==> v10 <==
==> flow/design.v <==
module controller (
    input logic clk,
    input logic reset,
    output logic load_sreg,
    output logic transmit_pixel,
    output logic [5:0] pixel,
    output logic [4:0] frame
);
    localparam TRANSMIT_FRAME       = 1'b0;
    localparam IDLE                 = 1'b1;
    localparam [2:0] READ_CH_VALS   = 3'b001;
    localparam [2:0] LOAD_SREG      = 3'b010;
    localparam [2:0] TRANSMIT_PIXEL = 3'b100;
    localparam [8:0] TRANSMIT_CYCLES    = 9'd360;        
    localparam [22:0] IDLE_CYCLES       = 23'd2400;
    logic state;
    logic next_state;
    logic [2:0] transmit_phase;
    logic [2:0] next_transmit_phase;
    logic [5:0] pixel_counter;
    logic [4:0] frame_counter;
    logic [8:0] transmit_counter;
    logic [22:0] idle_counter;
    logic transmit_pixel_done;
    logic idle_done;
    assign transmit_pixel_done = (transmit_counter == TRANSMIT_CYCLES - 1);
    assign idle_done = (idle_counter == IDLE_CYCLES - 1);
    always_ff @(posedge clk) begin
        if (reset) begin
            state <= TRANSMIT_FRAME;
            transmit_phase <= READ_CH_VALS;
        end
        else begin
            state <= next_state;
            transmit_phase <= next_transmit_phase;
        end
    end
    always_comb begin
        next_state = state;
        case (state)
            TRANSMIT_FRAME:
                if ((pixel_counter == 6'd63) && (transmit_pixel_done))
                    next_state = IDLE;
                else
                    next_state = TRANSMIT_FRAME;
            IDLE:
                if (idle_done)
                    next_state = TRANSMIT_FRAME;
                else
                    next_state = IDLE;
        endcase
    end
    always_comb begin
        next_transmit_phase = READ_CH_VALS;
        if (state == TRANSMIT_FRAME) begin
            case (transmit_phase)
                READ_CH_VALS:
                    next_transmit_phase = LOAD_SREG;
                LOAD_SREG:
                    next_transmit_phase = TRANSMIT_PIXEL;
                TRANSMIT_PIXEL:
                    next_transmit_phase = transmit_pixel_done ? READ_CH_VALS : TRANSMIT_PIXEL;
                default: ;
            endcase
        end
    end
    always_ff @(posedge clk) begin
        if (reset) begin
            pixel_counter <= 6'd0;
        end
        else if ((state == TRANSMIT_FRAME) && transmit_pixel_done) begin
            pixel_counter <= pixel_counter + 1;
        end
    end
    always_ff @(posedge clk) begin
        if (reset) begin
            frame_counter <= 5'd0;
        end
        else if (idle_done) begin
            frame_counter <= frame_counter + 1;
        end
    end
    always_ff @(posedge clk) begin
        if (reset) begin
            transmit_counter <= 9'd0;
        end
        else if (transmit_phase == TRANSMIT_PIXEL) begin
            transmit_counter <= transmit_counter + 1;
        end
        else begin
            transmit_counter <= 9'd0;
        end
    end
    always_ff @(posedge clk) begin
        if (reset) begin
            idle_counter <= 23'd0;
        end
        else if (state == IDLE) begin
            idle_counter <= idle_counter + 1;
        end
        else begin
            idle_counter <= 23'd0;
        end
    end
    assign pixel = pixel_counter;
    assign frame = frame_counter;
    assign load_sreg = (transmit_phase == LOAD_SREG);
    assign transmit_pixel = (transmit_phase == TRANSMIT_PIXEL);
endmodule
module ws2812b(
    input logic clk,
    input logic reset,
    input logic serial_in,
    input logic transmit,
    output logic ws2812b_out,
    output logic shift
);
    localparam IDLE = 1'b0;
    localparam TRANSMITTING = 1'b1;
    localparam T0_CYCLE_COUNT = 4'd5;
    localparam T1_CYCLE_COUNT = 4'd10;
    localparam MAX_CYCLE_COUNT = 4'd15;
    logic state;
    logic [3:0] cycle_count;
    logic bit_being_sent;
    always_ff @(posedge clk) begin
        if (reset) begin
            state <= IDLE;
            cycle_count <= 4'd0;
            bit_being_sent <= 1'b0;
        end
        else begin
            case (state)
                IDLE:
                    if (transmit == 1'b1) begin
                        state <= TRANSMITTING;
                        cycle_count <= 4'd0;
                        bit_being_sent <= serial_in;
                    end
                TRANSMITTING:
                    if (transmit == 1'b0) begin
                        state <= IDLE;
                    end
                    else if (cycle_count == MAX_CYCLE_COUNT - 1) begin
                        cycle_count <= 4'd0;
                        bit_being_sent <= serial_in;
                    end
                    else begin
                        cycle_count <= cycle_count + 1;
                    end
                default:
                    state <= IDLE;
            endcase
        end
    end
    always_comb begin
        if (state == TRANSMITTING)
            if (bit_being_sent == 1'b0)
                ws2812b_out = (cycle_count < T0_CYCLE_COUNT);
            else
                ws2812b_out = (cycle_count < T1_CYCLE_COUNT);
        else
            ws2812b_out = 1'b0;
    end
    assign shift = (state == TRANSMITTING) && (cycle_count == 4'd0);
endmodule
module rules (
    input logic clk,
    input logic reset,
    input logic step,            
    input logic [127:0] initial_pattern,
    output logic [127:0] grid    
);
    logic [127:0] next_grid;
    always_ff @(posedge clk) begin
        if (reset) begin
            grid <= initial_pattern;
        end
        else if (step) begin
            grid <= next_grid;
        end
    end
    function automatic int neighbors(input int row, input int col, input logic [127:0] g);
        int living;
        int r, c, nr, nc, idx;
        living = 0;
            for (nr = -1; nr <= 1; nr++) begin  
                for (nc = -1; nc <= 1; nc++) begin  
                    if (!(nr == 0 && nc == 0)) begin  
                        r = (row + nr + 8) % 8;  
                        c = (col + nc + 8) % 8;  
                        idx = r * 8 + c;  
                        if (g[2*idx +: 2] == 2'b11) living++;  
                    end
                end
            end
        neighbors =  living;  
    endfunction
generate;
    genvar ir, ic;
    for (ir=0; ir<8; ir++) begin  
        for (ic=0; ic<8; ic++) begin  
            localparam int index = ir * 8 + ic;  
            int living_neighbors;
            always_comb begin
                living_neighbors = neighbors(ir, ic, grid); 
                if (grid[2*index +: 2] == 2'b11) begin  
                    if (living_neighbors == 2 || living_neighbors==3) begin
                        next_grid[2*index +: 2] = 2'b11;
                    end
                    else begin
                        next_grid[2*index +: 2] = 2'b01;
                    end
                end
                else if (grid[2*index +: 2] == 2'b01) begin  
                    if (living_neighbors == 3) begin
                        next_grid[2*index +: 2] = 2'b11;
                    end
                    else begin
                        next_grid[2*index +: 2] = 2'b10;
                    end
                end
                else if (grid[2*index +: 2] == 2'b10) begin  
                    if (living_neighbors == 3) begin
                        next_grid[2*index +: 2] = 2'b11;
                    end
                    else begin
                        next_grid[2*index +: 2] = 2'b00;
                    end
                end
                else  begin  
                    if (living_neighbors == 3) begin
                        next_grid[2*index +: 2] = 2'b11;
                    end
                    else begin
                        next_grid[2*index +: 2] = 2'b00;
                    end
                end
            end
        end
    end
endgenerate
endmodule
module top(
    input logic         clk,
    input logic         SW,          
    input logic [63:0]  pattern,     
    output logic        _48b         
);
    logic [127:0] grid;
    logic [127:0] initial_pattern;
    logic step_game;
    logic reset;
    logic [23:0] shift_reg;
    logic shift;
    logic ws2812b_out;
    logic [5:0] pixel;
    logic load_sreg;
    logic transmit_pixel;
    logic [4:0] frame;
    logic [4:0] last_frame;
    localparam [23:0] OFF     = 24'h000000;
    localparam [23:0] RED     = 24'h00FF00;
    localparam [23:0] GREEN   = 24'hFF0000;
    localparam [23:0] BLUE    = 24'h0000FF;
    genvar gi;
    generate
        for (gi = 0; gi < 64; gi++) begin : g_init
            assign initial_pattern[2*gi +: 2] = pattern[gi] ? 2'b11 : 2'b00;
        end
    endgenerate
    assign reset = ~SW;
    rules u3 (
        .clk(clk),
        .reset(reset),
        .step(step_game),
        .initial_pattern(initial_pattern),
        .grid(grid)  
    );
    ws2812b u4 (
        .clk            (clk),
        .reset          (reset),
        .serial_in      (shift_reg[23]),
        .transmit       (transmit_pixel),
        .ws2812b_out    (ws2812b_out),
        .shift          (shift)
    );
    controller u5 (
        .clk            (clk),
        .reset          (reset),
        .load_sreg      (load_sreg),
        .transmit_pixel (transmit_pixel),
        .pixel          (pixel),
        .frame          (frame)
    );
    always_ff @(posedge clk) begin
        if (reset)
            last_frame <= 5'd0;
        else
            last_frame <= frame;
    end
    assign step_game = (frame != last_frame);  
    always_ff @(posedge clk) begin
        if (reset) begin
            shift_reg <= OFF;
        end
        else if (load_sreg) begin
            if (grid[2*pixel +: 2] == 2'b11) begin  
                shift_reg <= GREEN;
            end
            else if (grid[2*pixel +: 2] == 2'b01) begin  
                shift_reg <= BLUE;
            end
            else if (grid[2*pixel +: 2] == 2'b10) begin  
                shift_reg <= RED;
            end
            else begin  
                shift_reg <= OFF;
            end
        end
        else if (shift) begin
            shift_reg <= { shift_reg[22:0], 1'b0 };
        end
    end
    assign _48b = ws2812b_out;
endmodule
==> flow/run.sh <==
#!/bin/bash
# the make line also repeats each setting of config.mk as NAME=value (left out here)
make -C /OpenROAD-flow-scripts/flow DESIGN_CONFIG=/design/flow/config.mk WORK_HOME=/design/flow/orfs CLKGATE_MAP_FILE= finish
==> flow/config.mk <==
export PLATFORM = sky130hd
export DESIGN_NAME = top
export DESIGN_NICKNAME = top
export VERILOG_FILES = /design/flow/design.v
export SDC_FILE = /design/flow/constraint.sdc
export NUM_CORES = 4
export LEC_CHECK = 0
export CAP_MARGIN = 20
export CELL_PAD_IN_SITES_DETAIL_PLACEMENT = 1
export CORE_ASPECT_RATIO = 0.56
export CORE_MARGIN = 2
export CORE_UTILIZATION = 40
export HOLD_SLACK_MARGIN = -0.01
export SLEW_MARGIN = 20
==> flow/constraint.sdc <==
create_clock -name core_clock -period 10.0 [get_ports {clk}]
set_input_delay 2.0000 -clock core_clock [delete_from_list [all_inputs] [get_ports {clk}]]
set_output_delay 2.0000 -clock core_clock [all_outputs]
set_load 0.01 [all_outputs]
==> v11 (differences from v10) <==
ABC_AREA = 0   (was default)
CAP_MARGIN = 10   (was 20)
CORE_ASPECT_RATIO = 1.12   (was 0.56)
CORE_MARGIN = 3   (was 2)
CORE_UTILIZATION = 39   (was 40)
CTS_CLUSTER_SIZE = 34   (was default)
GPL_ROUTABILITY_DRIVEN = 0   (was default)
GPL_TIMING_DRIVEN = 1   (was default)
HOLD_SLACK_MARGIN = default   (was -0.01)
MIN_ROUTING_LAYER = met2   (was default)
PLACE_DENSITY = 0.72   (was default)
SETUP_SLACK_MARGIN = 1.57   (was default)
TNS_END_PERCENT = 95   (was default)
==> flow/constraint.sdc (replaced) <==
create_clock -name core_clock -period 6.8 [get_ports {clk}]
set_input_delay 1.3600 -clock core_clock [delete_from_list [all_inputs] [get_ports {clk}]]
set_output_delay 1.3600 -clock core_clock [all_outputs]
set_load 0.01 [all_outputs]
==> v26 (differences from v10) <==
ABC_AREA = 1   (was default)
CELL_PAD_IN_SITES_DETAIL_PLACEMENT = default   (was 1)
CORE_ASPECT_RATIO = 1.12   (was 0.56)
CORE_UTILIZATION = 72   (was 40)
CTS_CLUSTER_SIZE = 34   (was default)
GPL_TIMING_DRIVEN = 1   (was default)
HOLD_SLACK_MARGIN = default   (was -0.01)
PLACE_DENSITY_LB_ADDON = 0.27   (was default)
TNS_END_PERCENT = 30   (was default)
==> flow/constraint.sdc (replaced) <==
create_clock -name core_clock -period 2.69 [get_ports {clk}]
set_input_delay 0.5380 -clock core_clock [delete_from_list [all_inputs] [get_ports {clk}]]
set_output_delay 0.5380 -clock core_clock [all_outputs]
set_load 0.01 [all_outputs]
==> notes.md <==
Implementation summary

The die is about 230 microns wide. The portion of the post-synthesis area used by sequential elements is a little over an eighth. The total cells reported by yosys after synthesis is ~7700. The most area-hungry cell type in the Yosys netlist is sky130_fd_sc_hd__nand2_1.

The area enclosed by the die boundary is between 0.05 and 0.06 sq mm. The netlist area before placement is approximately 0.042 sq mm. The top-area cell type share of the netlist area is 27.1%.

The tool reported: "[ERROR DPL-0038] Utilization greater than 100%, impossible to legalize". The number of standard-cell rows in the floorplan is around 93. In this run, the synthesized area fraction spent on AND-OR/OR-AND gates is recorded as 8.81%. The flow did not finish. The instance tally after logic synthesis is around 7700.

By area the synthesized netlist is led by sky130_fd_sc_hd__nand2_1 (27%), sky130_fd_sc_hd__ha_1 (12%), sky130_fd_sc_hd__inv_1 (9.3%), sky130_fd_sc_hd__edfxtp_1 (9.2%), sky130_fd_sc_hd__nand3_1 (9.1%). The adder and majority cell fraction of the synthesized area is between 10% and 20%. By count the netlist is led by sky130_fd_sc_hd__nand2_1 (3018), sky130_fd_sc_hd__inv_1 (1038), sky130_fd_sc_hd__nand3_1 (764). The flow halted during clock tree synthesis (4_1_cts).

The cell-mix breakdown from Yosys lists the simple-gate area share as about 50%. The number of placed instances with taps included is 9672. The instance area at placement is roughly 0.054 sq mm.
(the above is from v26)
==> notes.md <==
Implementation summary

Of the post-synthesis cell area, the dominant cell type holds 11.6%. Of all cell types, the one taking the most synthesized area is sky130_fd_sc_hd__ha_1. The total cells reported by yosys after synthesis is ~5300. The area share of and/or/nand/nor cells after synthesis is between 20% and 30%. Yosys reports that the most numerous cell types are sky130_fd_sc_hd__nand2_1 (550), sky130_fd_sc_hd__xnor2_1 (481), sky130_fd_sc_hd__ha_1 (388).

According to the floorplan log, the row count is 126. The first error in the log reads "[ERROR GRT-0116] Global routing finished with congestion. Check the congestion regions in the DRC Viewer". For reference, compound AND-OR and OR-AND cells occupy a little under a fifth of the area reported after synthesis. The area enclosed by the die boundary is 0.112 sq mm. The failing step is global routing (5_1_grt). The run stopped with a tool error. The die is 316 microns wide.

The instance area at placement is roughly 0.044 sq mm. The netlist area before placement is 0.0420 sq mm. After synthesis, the cell types taking the most area are sky130_fd_sc_hd__ha_1 (12%), sky130_fd_sc_hd__xnor2_1 (10%), sky130_fd_sc_hd__edfxtp_1 (9.2%), sky130_fd_sc_hd__xnor3_1 (6.3%), sky130_fd_sc_hd__nand2_1 (4.9%). The number of placed instances with taps included is approximately 6600.

Synthesis handed over a netlist of roughly 5300 instances.
(the above is from v11)
==> notes.md <==
Implementation summary

The flow ran to the end and the layout has no timing, DRC or antenna violations. The total cells reported by yosys after synthesis is between 5000 and 6000. Of the total synthesized cell area, the portion taken by AND-OR and OR-AND cells is 18.9%. Of the synthesized area, sequential elements account for a little over an eighth. The report lists the number of standard-cell rows as 88. The slowest stage cell on the critical path is sky130_fd_sc_hd__and2_1. Measured along the x axis, the die boundary spans 437 microns. Summing the areas of all fa, ha and maj instances in the mapped netlist gives a little under an eighth of the synthesized area. The area share of and/or/nand/nor cells after synthesis is a little under a quarter. The instance area at placement is between 0.04 and 0.05 sq mm.

The instance tally after logic synthesis is 5300. The chip occupies ~0.11 sq mm. The initial antenna violation count is 2.

Sorting the synthesized cells by how often they occur yields sky130_fd_sc_hd__nand2_1 (550), sky130_fd_sc_hd__xnor2_1 (481), sky130_fd_sc_hd__ha_1 (388). In this run the biggest area consumer among cell types represents between 10% and 20% of the synthesized area. Ranked by total cell area, the synthesized netlist is headed by sky130_fd_sc_hd__ha_1 (12%), sky130_fd_sc_hd__xnor2_1 (10%), sky130_fd_sc_hd__edfxtp_1 (9.2%), sky130_fd_sc_hd__xnor3_1 (6.3%), sky130_fd_sc_hd__nand2_1 (4.9%).

The most area-hungry cell type in the Yosys netlist is sky130_fd_sc_hd__ha_1.
(the above is from v10)

* * *

==> build 13: inputs <==
// top: RTL as listed in full above, without the edits since
Settings: LEC_CHECK=0, CAP_MARGIN=20, CORE_MARGIN=2, CORE_UTILIZATION=72, SLEW_MARGIN=20; clock period 6.7 ns.
run.sh (not shown) runs the stock make flow with config.mk's settings and CLKGATE_MAP_FILE=.
==> build 71 (differences from build 13) <==
- CORE_UTILIZATION: 72 -> 71
- CTS_CLUSTER_SIZE: default -> 54
==> flow/constraint.sdc (replaced) <==
create_clock -name core_clock -period 7.82 [get_ports {clk}]
set_input_delay 1.5640 -clock core_clock [delete_from_list [all_inputs] [get_ports {clk}]]
set_output_delay 1.5640 -clock core_clock [all_outputs]
set_load 0.01 [all_outputs]
==> notes <==
- Between build 71 and build 13, the lower via count is in build 71 (gap 0.60%, measured against build 13).
- Between build 13 and build 71, the lower routed wire length is in build 71 (gap about 0.9%, measured against build 71).
- In build 71 the hold slack is worse than in build 13, by 0.010 ns.
- In build 71 the first-iteration DRC count is smaller than in build 13, by about 1.4%.
- Against build 13, the sequential share of layout area of build 71 is higher by 0.13 points.
- Flip-flop count is the same in build 13 and build 71.
- Between build 71 and build 13, the lower clock skew is in build 13 (gap 0.0014 ns).
